==> flow/design.v (excerpt) <==
module core(input wire I_clk, 
    input wire I_reset,
    input wire I_irq_active,
    input wire MEM_ready,
    input wire[15:0] MEM_data_in, 
    input wire MEM_data_ready,
    output reg O_irq_ack,
    output reg MEM_exec, 
    output reg MEM_write,
    output reg[1:0] MEM_size, 
    output reg[15:0] MEM_addr, 
    output reg[15:0] MEM_data_out);
Size in the first run: ~2700 cells after synthesis, ~290 flip-flops.
make LEC_CHECK=0 CAP_MARGIN=20 CORE_MARGIN=2 CORE_UTILIZATION=40 SLEW_MARGIN=20 finish   # period 7.0 ns
run.sh (not shown) runs the stock make flow with config.mk's settings and CLKGATE_MAP_FILE=.
Next try:
CAP_MARGIN = 5   (was 20)
CORE_UTILIZATION = 68   (was 40)
CTS_CLUSTER_DIAMETER = 28   (was unset)
CTS_CLUSTER_SIZE = 20   (was unset)
GPL_TIMING_DRIVEN = 1   (was unset)
MAX_ROUTING_LAYER = met4   (was unset)
SETUP_SLACK_MARGIN = 1.06   (was unset)
clock period = 3.67 ns   (was 7.0 ns; I/O delays follow)
Effect: With this change the flow stopped in global routing (GRT-0116). Area after synthesis stays the same. Die area fell by 41%. Synthesized cell count does not change.
Next try:
CAP_MARGIN = 20   (was 5)
CORE_UTILIZATION = 65   (was 68)
CTS_CLUSTER_DIAMETER = 211   (was 28)
CTS_CLUSTER_SIZE = 42   (was 20)
GPL_TIMING_DRIVEN = unset   (was 1)
MAX_ROUTING_LAYER = unset   (was met4)
SETUP_SLACK_MARGIN = 0.97   (was 1.06)
clock period = 3.22 ns   (was 3.67 ns; I/O delays follow)
- The new run failed in global routing, error GRT-0232
- synthesized cell count does not change
- area after synthesis does not change
- die size goes up by a few percent
Next try:
CORE_UTILIZATION = 40   (was 65)
CTS_CLUSTER_DIAMETER = unset   (was 211)
CTS_CLUSTER_SIZE = unset   (was 42)
SETUP_SLACK_MARGIN = 1.25   (was 0.97)
clock period = 5.48 ns   (was 3.22 ns; I/O delays follow)
What happened: The changed run produced a clean layout. Synthesized area does not change. Synthesized cell count stays the same. Die area came out higher by 61%.

Starting RTL as in the previous note.
make LEC_CHECK=0 ABC_AREA=1 CAP_MARGIN=20 CORE_MARGIN=2 CORE_UTILIZATION=69 SLEW_MARGIN=20 finish   # period 6.49 ns
Then changed:
ABC_AREA = not set   (was 1)
CORE_UTILIZATION = 61   (was 69)
SETUP_SLACK_MARGIN = 1.5   (was not set)
clock period = 5.23 ns   (was 6.49 ns; I/O delays follow)
Result: Total power went up by 29%. Die area is higher by 11%. Wire length rises by 3.1%. Global-route usage shrinks by 4.7 points. Worst setup slack is better by 0.42 ns. Register-to-register slack gets worse by 0.35 ns. Worst hold slack degrades by 0.017 ns. Clock-buffer cell count rises by 5. Final area rose by 3.2%. Non-clock buffer count rose by 99. Core utilization came out lower by 5.5 points.
Then changed:
CORE_UTILIZATION = 57   (was 61)
CTS_CLUSTER_DIAMETER = 29   (was not set)
CTS_CLUSTER_SIZE = 42   (was not set)
SETUP_SLACK_MARGIN = 0.81   (was 1.5)
clock period = 3.18 ns   (was 5.23 ns; I/O delays follow)
With this change the flow aborted during 5_1_grt; synthesized cell count is unchanged; synthesized area is unchanged; die area grows by 6.9%.

v30:
Starting RTL as in the previous note.
Settings: LEC_CHECK=0, ABC_AREA=1, CAP_MARGIN=20, CELL_PAD_IN_SITES_DETAIL_PLACEMENT=0, CELL_PAD_IN_SITES_GLOBAL_PLACEMENT=1, CORE_ASPECT_RATIO=0.56, CORE_MARGIN=2, CORE_UTILIZATION=16, GPL_ROUTABILITY_DRIVEN=0, HOLD_SLACK_MARGIN=0.25, MAX_ROUTING_LAYER=met5, SLEW_MARGIN=35, TNS_END_PERCENT=60; clock period 9.13 ns.
v30: no failed stages, no open violations at the end
What v14 does differently from v30 at the input level:
Settings: MAX_ROUTING_LAYER: met5 -> unset; HOLD_SLACK_MARGIN: 0.25 -> unset; MIN_ROUTING_LAYER: unset -> met2; GPL_TIMING_DRIVEN: unset -> 0; PLACE_DENSITY_LB_ADDON: unset -> 0.07; CELL_PAD_IN_SITES_GLOBAL_PLACEMENT: 1 -> unset; CELL_PAD_IN_SITES_DETAIL_PLACEMENT: 0 -> unset; CORE_ASPECT_RATIO: 0.56 -> unset; SLEW_MARGIN: 35 -> 20; ABC_AREA: 1 -> unset; CORE_UTILIZATION: 16 -> 48; GPL_ROUTABILITY_DRIVEN: 0 -> 1; TNS_END_PERCENT: 60 -> unset; the clock period (ns, I/O delays scaled along): 9.13 -> 4.24.
--- outcome ---
In the reports for v14 and v30, the smaller number of post-CTS setup repair buffers belongs to v30. Taking v30 as the reference, in v14 xor/xnor share of the synthesized area increased by 2.8 points relative to the old numbers; number of cell rows decreased by 25 relative to the old numbers; number of nets at floorplan decreased by about 25% relative to the old numbers. v14 never completed; the flow aborted with a tool error in global routing (5_1_grt).
Power and IR drop assume default switching activity.
